## ArbTop
module ArbTop #(
    parameter   FIFO_DEPTH = 8,
    parameter   WIDTH = 64
)(
    input                       CLK,
    input                       ASynReset_N,
    input                       i_DataValid_A, i_DataValid_B, i_DataValid_C,
    input       [WIDTH-1:0]     i_DataIn_A,    i_DataIn_B,    i_DataIn_C,
    input                       i_DataGrant_D,
    output wire                 o_DataValid_D,
    output wire [WIDTH-1:0]     o_DataOut_D,
    output wire                 o_DataGrant_A, o_DataGrant_B, o_DataGrant_C
);
wire                SynReset_N;
wire  [2:0]         arb_req, arb_grant;
wire                PassA_DataVld, PassB_DataVld, PassC_DataVld;
wire  [WIDTH-1:0]   PassA_Data,    PassB_Data,    PassC_Data;
assign {o_DataGrant_C, o_DataGrant_B, o_DataGrant_A} = arb_grant;
assign o_DataValid_D = (PassA_DataVld || PassB_DataVld || PassC_DataVld);
assign o_DataOut_D = PassA_DataVld ? PassA_Data :
                     PassB_DataVld ? PassB_Data :
                     PassC_DataVld ? PassC_Data :
                     0;
RstGen u_RstGen(
    .clk        ( CLK           ),
    .asrst_n    ( ASynReset_N   ),
    .srst_n     ( SynReset_N    )
);
  ...
clock: 2.74 ns
lec_check: 0
cap_margin: 40
core_aspect_ratio: 0.9
core_margin: 2
core_utilization: 72
cts_cluster_diameter: 396
cts_cluster_size: 17
place_density_lb_addon: 0.0
setup_slack_margin: 0.79
slew_margin: 20
tns_end_percent: 10
run.sh (not shown) runs the stock make flow with config.mk's settings and CLKGATE_MAP_FILE=.
The baseline completed and failed the layout checks on setup timing.
Edit:
CAP_MARGIN = 20   (was 40)
CORE_ASPECT_RATIO = unset   (was 0.9)
CORE_UTILIZATION = 30   (was 72)
CTS_CLUSTER_DIAMETER = unset   (was 396)
CTS_CLUSTER_SIZE = unset   (was 17)
PLACE_DENSITY_LB_ADDON = unset   (was 0.0)
SETUP_SLACK_MARGIN = unset   (was 0.79)
TNS_END_PERCENT = unset   (was 10)
clock period = 8.97 ns   (was 2.74 ns; I/O delays follow)
The changed run completed without violations.
Clock-buffer cell count rises by 50.
Worst hold slack gains 43 ps.
Global-route usage falls by 22 points.
Cell count rises by 25%.
Flip-flop count stays the same.
Clock skew rises by 7.9 ps.
Non-clock buffer count falls by 298.
Final area falls by 3.1%.
Via count falls by 15%.
Edit:
ABC_AREA = 1   (was unset)
CORE_UTILIZATION = 72   (was 30)
CTS_CLUSTER_SIZE = 100   (was unset)
PLACE_DENSITY = 0.42   (was unset)
clock period = 4.02 ns   (was 8.97 ns; I/O delays follow)
After rerunning: Final cell count grows by about 1.5%; die size went down by 57%; setup slack degrades by 2400 ps; hold slack improved by 120 ps; final area barely changes; combinational power increases to 2.9 times its value; wire length came out lower by 2.6%; utilization goes up by 49 points; power goes up by 130%; clock skew fell by 9.9 ps.
Edit:
ABC_AREA = unset   (was 1)
CORE_UTILIZATION = 70   (was 72)
CTS_CLUSTER_SIZE = unset   (was 100)
PLACE_DENSITY = unset   (was 0.42)
SETUP_SLACK_MARGIN = 0.97   (was unset)
clock period = 3.35 ns   (was 4.02 ns; I/O delays follow)
- The new run completed, yet does not pass: slew limit, setup timing
- cell area climbs by 11%
- routed wire length climbs by 53%
- worst setup slack got worse by 470 ps
- utilization climbs by 8.9 points
- global-route usage climbs by 1.6 points
- total power climbs by about 30%
- sequential power climbs by about 20%
- clock-buffer cell count drops by 12
Edit:
CORE_UTILIZATION = 40   (was 70)
SETUP_SLACK_MARGIN = unset   (was 0.97)
clock period = 4.93 ns   (was 3.35 ns; I/O delays follow)
What happened:
- This time the run passed the timing, design-rule and antenna checks
- synthesized area is unchanged
- die area rose by 74%
- setup slack improved by 720 ps
- wire length fell by 36%
- first-iteration DRC count fell by 66%
- hold slack improved by 200 ps
- power fell by 39%
Edit:
ABC_AREA = 0   (was unset)
CELL_PAD_IN_SITES_DETAIL_PLACEMENT = 2   (was unset)
MAX_ROUTING_LAYER = met4   (was unset)
MIN_ROUTING_LAYER = met2   (was unset)
clock period = 4.05 ns   (was 4.93 ns; I/O delays follow)
Effect: This time the run finished but fails on setup timing; routed wire length rose by about 30%; first-iteration DRC count rose to 3.1 times its value; core utilization rose by 0.80 points; power is higher by 31%.

========
## run 1
Starting RTL as in the previous note.
export LEC_CHECK = 0
export ABC_AREA = 0
export CAP_MARGIN = 35
export CELL_PAD_IN_SITES_DETAIL_PLACEMENT = 2
export CORE_MARGIN = 9
export CORE_UTILIZATION = 40
export MAX_ROUTING_LAYER = met4
export MIN_ROUTING_LAYER = met2
export PLACE_DENSITY_LB_ADDON = 0.07
export SLEW_MARGIN = 20
create_clock -name core_clock -period 4.05 [get_ports {CLK}]
In run 1 the implementation completed, yet the final layout does not meet the checks, the culprit being negative setup slack.
[inputs] run 2 vs run 1
- removing ABC_AREA (formerly 0)
- changing CAP_MARGIN from 35 to 10
- setting CTS_CLUSTER_SIZE to 31 for the first time
- changing CORE_UTILIZATION from 40 to 72
- removing MAX_ROUTING_LAYER (formerly met4)
- removing MIN_ROUTING_LAYER (formerly met2)
- removing PLACE_DENSITY_LB_ADDON (formerly 0.07)
- setting CTS_CLUSTER_DIAMETER to 88 for the first time
- removing CELL_PAD_IN_SITES_DETAIL_PLACEMENT (formerly 2)
- changing SLEW_MARGIN from 20 to 0
- changing CORE_MARGIN from 9 to 2
- setting SETUP_SLACK_MARGIN to 0.49 for the first time
- setting PLACE_DENSITY to 0.37 for the first time
==> comparison <==
Of run 2 and run 1, the lower H-tree level count belongs to run 2.
Non-clock buffer count (run 2 vs. run 1) increases slightly
Between run 2 and run 1, the utilization is higher for run 2.
Taking run 1 as the reference, in run 2 total power lower; met2 wirelength from detailed routing has decreased.
Out of run 2 and run 1, the only run to close with the timing, design-rule and antenna checks passing was run 2.
[inputs] run 3 vs run 2
- CTS_CLUSTER_SIZE no longer set, was 31
- CORE_UTILIZATION now 40, was 72
- SETUP_SLACK_MARGIN no longer set, was 0.49
- PLACE_DENSITY no longer set, was 0.37
- CTS_CLUSTER_DIAMETER no longer set, was 88
- SLEW_MARGIN now 20, was 0
- CAP_MARGIN now 20, was 10
- the clock period (ns, I/O delays scaled along) now 6.0, was 4.05
Notes after the runs:
Compared with run 2, in run 3 share of power burned in registers went down, setup slack went up 660 ps. Half-perimeter wire length of the detailed placement result: run 3 higher than run 2. Taking run 2 as the reference point, the worst setup timing slack at the placement stage of run 3 rises by 1050 ps.

========
== indigo ==
The RTL this note starts from:
==> flow/design.v <==
module RstGen(
    input           clk,
    input           asrst_n,
    output wire     srst_n
);
reg  asrst_n_d1, asrst_n_d2;
always @(posedge clk or negedge asrst_n) begin
    if (!asrst_n) begin
        asrst_n_d1 <= 1'b0;
        asrst_n_d2 <= 1'b0;
    end
    else begin
        asrst_n_d1 <= asrst_n;
        asrst_n_d2 <= asrst_n_d1;
    end
end
assign srst_n = asrst_n_d2;
endmodule
module RoundRobinArbiter(
    input wire clk,
    input wire asrst,            
    input wire en,
    input wire [2:0] req_vld,
    output reg [2:0] o_grant
);
reg [2:0] last_grant;            
always @(*) begin
    if (en)
        case (last_grant)
            'b001: begin
                if      (req_vld[1]) o_grant = 3'b010;
                else if (req_vld[2]) o_grant = 3'b100;
                else if (req_vld[0]) o_grant = 3'b001;
                else                 o_grant = 3'b000;
            end
            'b010: begin
                if      (req_vld[2]) o_grant = 3'b100;
                else if (req_vld[0]) o_grant = 3'b001;
                else if (req_vld[1]) o_grant = 3'b010;
                else                 o_grant = 3'b000;
            end
            'b100: begin
                if      (req_vld[0]) o_grant = 3'b001;
                else if (req_vld[1]) o_grant = 3'b010;
                else if (req_vld[2]) o_grant = 3'b100;
                else                 o_grant = 3'b000;
            end
            default: o_grant <= 3'b000;
        endcase
    else
        o_grant <= 3'b000;
end
always @(posedge clk or posedge asrst) begin
    if (asrst) last_grant <= 'b100;
    else if (en && (| req_vld)) begin
        last_grant <= o_grant;
    end
end
endmodule
module SyncFIFO #(
    parameter DEPTH = 192,
    parameter WIDTH = 8
)(
    input                           clk,
    input                           asrst,   
    input                           wren,    
    input           [WIDTH-1:0]     wrdata,  
    output   wire                   full,    
    input                           rden,    
    output   reg    [WIDTH-1:0]     rddata,  
    output   wire                   empty    
);
localparam ADDR_WIDTH = $clog2(DEPTH);       
reg  [WIDTH-1:0] mem [0:DEPTH-1];            
reg  [ADDR_WIDTH-1:0] wrptr;                 
reg  [ADDR_WIDTH-1:0] rdptr;
reg  [ADDR_WIDTH:0] cnt;                     
always @(posedge clk or posedge asrst) begin
    if (asrst) begin
        rdptr  <= 'd0;
        rddata <= 'd0;
    end 
    else if (rden && !empty) begin
        rddata <= mem[rdptr];
        if (rdptr < DEPTH - 1) 
            rdptr <= rdptr + 'd1;
        else rdptr <= 'd0;
    end
end
always @(posedge clk or posedge asrst) begin
    if (asrst) begin
        wrptr <= 'd0;
    end 
    else if (wren && !full) begin
        mem[wrptr] <= wrdata;
        if (wrptr < DEPTH - 1) 
            wrptr <= wrptr + 'd1;
        else wrptr <= 'd0;
    end
end
always @(posedge clk or posedge asrst) begin
    if (asrst) 
        cnt <= 'd0;
    else if ((wren && !full) && !(rden && !empty))
        cnt <= cnt + 'd1;
    else if (!(wren && !full) && (rden && !empty))
        cnt <= cnt - 'd1;
end
assign full = (cnt == DEPTH);
assign empty = (cnt == 0);
endmodule
module SyncFIFO_Bypass #(
    parameter   DEPTH = 8,
    parameter   WIDTH = 64
)(
    input                       CLK,
    input                       Reset,       
    input                       i_WrEn,      
    input       [WIDTH-1:0]     i_WrData,    
    output wire                 o_Valid,     
    output wire [WIDTH-1:0]     o_Data,
    input                       i_Grant,
    output wire                 o_Grant
);
wire                    fifo_wren, fifo_rden;
wire                    fifo_empty;
wire  [WIDTH-1:0]       fifo_wrdata, fifo_rddata;
reg   [WIDTH-1:0]       i_WrData_reg;        
reg                     i_Grant_reg;         
reg                     fifo_empty_reg;      
always @(posedge CLK) begin
    i_WrData_reg <= i_WrData;
    i_Grant_reg  <= i_Grant;
    fifo_empty_reg <= fifo_empty;
end
assign o_Valid = i_Grant_reg;
assign fifo_wren = (i_WrEn && i_Grant && fifo_empty) ? 0 : i_WrEn;
assign fifo_wrdata = i_WrData;
assign fifo_rden = i_Grant;
assign o_Grant = fifo_empty ? i_WrEn : 1;
assign o_Data  = (i_Grant_reg && fifo_empty_reg) ? i_WrData_reg : fifo_rddata;
SyncFIFO #(
    .DEPTH      ( DEPTH         ),
    .WIDTH      ( WIDTH         )
)u_SyncFIFO(
    .clk        ( CLK           ),
    .asrst      ( Reset         ),
    .wren       ( fifo_wren     ),
    .wrdata     ( fifo_wrdata   ),
    .full       (               ),
    .rden       ( fifo_rden     ),
    .rddata     ( fifo_rddata   ),
    .empty      ( fifo_empty    )
);
endmodule
module PassC #(
    parameter WIDTH = 8
)(
    input                       CLK,
    input                       Reset,       
    input                       i_WrEn,      
    input       [WIDTH-1:0]     i_WrData,    
    output reg                  o_Valid,     
    output reg  [WIDTH-1:0]     o_Data,
    input                       i_Grant,
    output wire                 o_Grant
);
assign o_Grant = i_WrEn;
always @(posedge CLK or posedge Reset) begin
    if (Reset)
        o_Valid <= 'd0;
    else
        o_Valid <= i_Grant;
end
always @(posedge CLK or posedge Reset) begin
    if (Reset)
        o_Data  <= 'd0;
    else if (i_Grant)
        o_Data  <= i_WrData;
end
endmodule
module ArbTop #(
    parameter   FIFO_DEPTH = 8,
    parameter   WIDTH = 64
)(
    input                       CLK,
    input                       ASynReset_N,
    input                       i_DataValid_A, i_DataValid_B, i_DataValid_C,
    input       [WIDTH-1:0]     i_DataIn_A,    i_DataIn_B,    i_DataIn_C,
    input                       i_DataGrant_D,
    output wire                 o_DataValid_D,
    output wire [WIDTH-1:0]     o_DataOut_D,
    output wire                 o_DataGrant_A, o_DataGrant_B, o_DataGrant_C
);
wire                SynReset_N;
wire  [2:0]         arb_req, arb_grant;
wire                PassA_DataVld, PassB_DataVld, PassC_DataVld;
wire  [WIDTH-1:0]   PassA_Data,    PassB_Data,    PassC_Data;
assign {o_DataGrant_C, o_DataGrant_B, o_DataGrant_A} = arb_grant;
assign o_DataValid_D = (PassA_DataVld || PassB_DataVld || PassC_DataVld);
assign o_DataOut_D = PassA_DataVld ? PassA_Data :
                     PassB_DataVld ? PassB_Data :
                     PassC_DataVld ? PassC_Data :
                     0;
RstGen u_RstGen(
    .clk        ( CLK           ),
    .asrst_n    ( ASynReset_N   ),
    .srst_n     ( SynReset_N    )
);
RoundRobinArbiter u_RoundRobinArbiter(
    .clk        ( CLK           ),
    .asrst      ( ~SynReset_N   ),
    .en         ( i_DataGrant_D ),
    .req_vld    ( arb_req       ),
    .o_grant    ( arb_grant     )
);
SyncFIFO_Bypass #(
    .DEPTH      ( FIFO_DEPTH    ),
    .WIDTH      ( WIDTH         )
) u_PassA (
    .CLK        ( CLK           ),
    .Reset      ( ~SynReset_N   ),
    .i_Grant    ( arb_grant[0]  ),
    .i_WrEn     ( i_DataValid_A ),
    .i_WrData   ( i_DataIn_A    ),
    .o_Grant    ( arb_req[0]    ),
    .o_Valid    ( PassA_DataVld ),
    .o_Data     ( PassA_Data    )
);
SyncFIFO_Bypass #(
    .DEPTH      ( FIFO_DEPTH    ),
    .WIDTH      ( WIDTH         )
) u_PassB (
    .CLK        ( CLK           ),
    .Reset      ( ~SynReset_N   ),
    .i_Grant    ( arb_grant[1]  ),
    .i_WrEn     ( i_DataValid_B ),
    .i_WrData   ( i_DataIn_B    ),
    .o_Grant    ( arb_req[1]    ),
    .o_Valid    ( PassB_DataVld ),
    .o_Data     ( PassB_Data    )
);
PassC #(
    .WIDTH      ( WIDTH         )
)u_PassC (
    .CLK        ( CLK           ),
    .Reset      ( ~SynReset_N   ),
    .i_Grant    ( arb_grant[2]  ),
    .i_WrEn     ( i_DataValid_C ),
    .i_WrData   ( i_DataIn_C    ),
    .o_Grant    ( arb_req[2]    ),
    .o_Valid    ( PassC_DataVld ),
    .o_Data     ( PassC_Data    )
);
endmodule
export LEC_CHECK = 0
export CAP_MARGIN = 20
export CORE_MARGIN = 3
export CORE_UTILIZATION = 58
export CTS_CLUSTER_SIZE = 36
export PLACE_DENSITY_LB_ADDON = 0.2
export SETUP_SLACK_MARGIN = 0.19
export SLEW_MARGIN = 30
create_clock -name core_clock -period 2.9 [get_ports {CLK}]
Final checks on indigo, whose flow otherwise completed, came back failing, citing negative setup slack.
Here is what was changed in the inputs of zinc compared with indigo.
==> flow/config.mk <==
export PLATFORM = sky130hd
export DESIGN_NAME = ArbTop
export DESIGN_NICKNAME = ArbTop
export VERILOG_FILES = /design/flow/design.v
export SDC_FILE = /design/flow/constraint.sdc
export NUM_CORES = 4
export LEC_CHECK = 0
export ABC_AREA = 1
export CAP_MARGIN = 20
export CORE_MARGIN = 2
export CORE_UTILIZATION = 72
export SLEW_MARGIN = 20
==> flow/constraint.sdc <==
create_clock -name core_clock -period 2.74 [get_ports {CLK}]
set_input_delay 0.5480 -clock core_clock [delete_from_list [all_inputs] [get_ports {CLK}]]
set_output_delay 0.5480 -clock core_clock [all_outputs]
set_load 0.01 [all_outputs]
## What came out
Although it ran to completion, zinc produced a layout that fails the final checks because of negative setup slack.
Cmp indigo and zinc / global-route wire length before repair / higher: zinc
Cell-internal power (zinc vs. indigo) increases by a few percent
zinc: sequential logic power about 8% above indigo
Input-level comparison between juniper and zinc:
diff --git a/flow/config.mk b/flow/config.mk
--- a/flow/config.mk
+++ b/flow/config.mk
@@ -7,6 +7,6 @@
 export LEC_CHECK = 0
-export ABC_AREA = 1
-export CAP_MARGIN = 20
+export CAP_MARGIN = 40
 export CORE_MARGIN = 2
-export CORE_UTILIZATION = 72
+export CORE_UTILIZATION = 70
+export SETUP_SLACK_MARGIN = 0.67
 export SLEW_MARGIN = 20
### Flow results
Status juniper: flow complete, layout not clean - negative setup slack. From zinc to juniper the numbers moved as follows: routed via count divided by cell count went up; worst-case hold slack went down; setup slack went down; routed length on met1 went up. juniper vs zinc, final critical delay including setup and external delays went up by 170 ps. Logic depth of the worst setup path including buffers: juniper and zinc compared, higher one is zinc. The combinational group share of total power of juniper exceeds that of zinc by 1.1 points.
diff inputs: juniper => willow
==> flow/config.mk <==
export PLATFORM = sky130hd
export DESIGN_NAME = ArbTop
export DESIGN_NICKNAME = ArbTop
export VERILOG_FILES = /design/flow/design.v
export SDC_FILE = /design/flow/constraint.sdc
export NUM_CORES = 4
export LEC_CHECK = 0
export CAP_MARGIN = 20
export CORE_MARGIN = 3
export CORE_UTILIZATION = 72
export CTS_CLUSTER_SIZE = 36
export PLACE_DENSITY = 0.59
export SETUP_SLACK_MARGIN = -0.12
export SLEW_MARGIN = 15
### Flow results
No crash in willow: every stage finished, but the layout fails its final checks due to negative setup slack. NOTE overall die area juniper->willow decreased slightly. sky130_fd_sc_hd__dfxtp_4 as the cell with the largest stage delay on the worst path was reported by juniper, and sky130_fd_sc_hd__mux2i_1 by willow. Sort juniper and willow by total vias in the final route, descending, and willow comes first. Final worst-path setup slack for willow: 18 ps down relative to juniper. Summary of willow over juniper: worst hold slack went up 7.3 ps, post-layout period usage of the worst path rose 0.67 points, overall global routing resource usage shows an increase of 3.7 points, total of cells resized after clock tree synthesis decreased 9, synthesized area has remained practically unchanged. The setup TNS after final layout reported for willow is greater than that of juniper by 100750 ps.
No activity file was given, so power comes from the tool's default toggle rates.
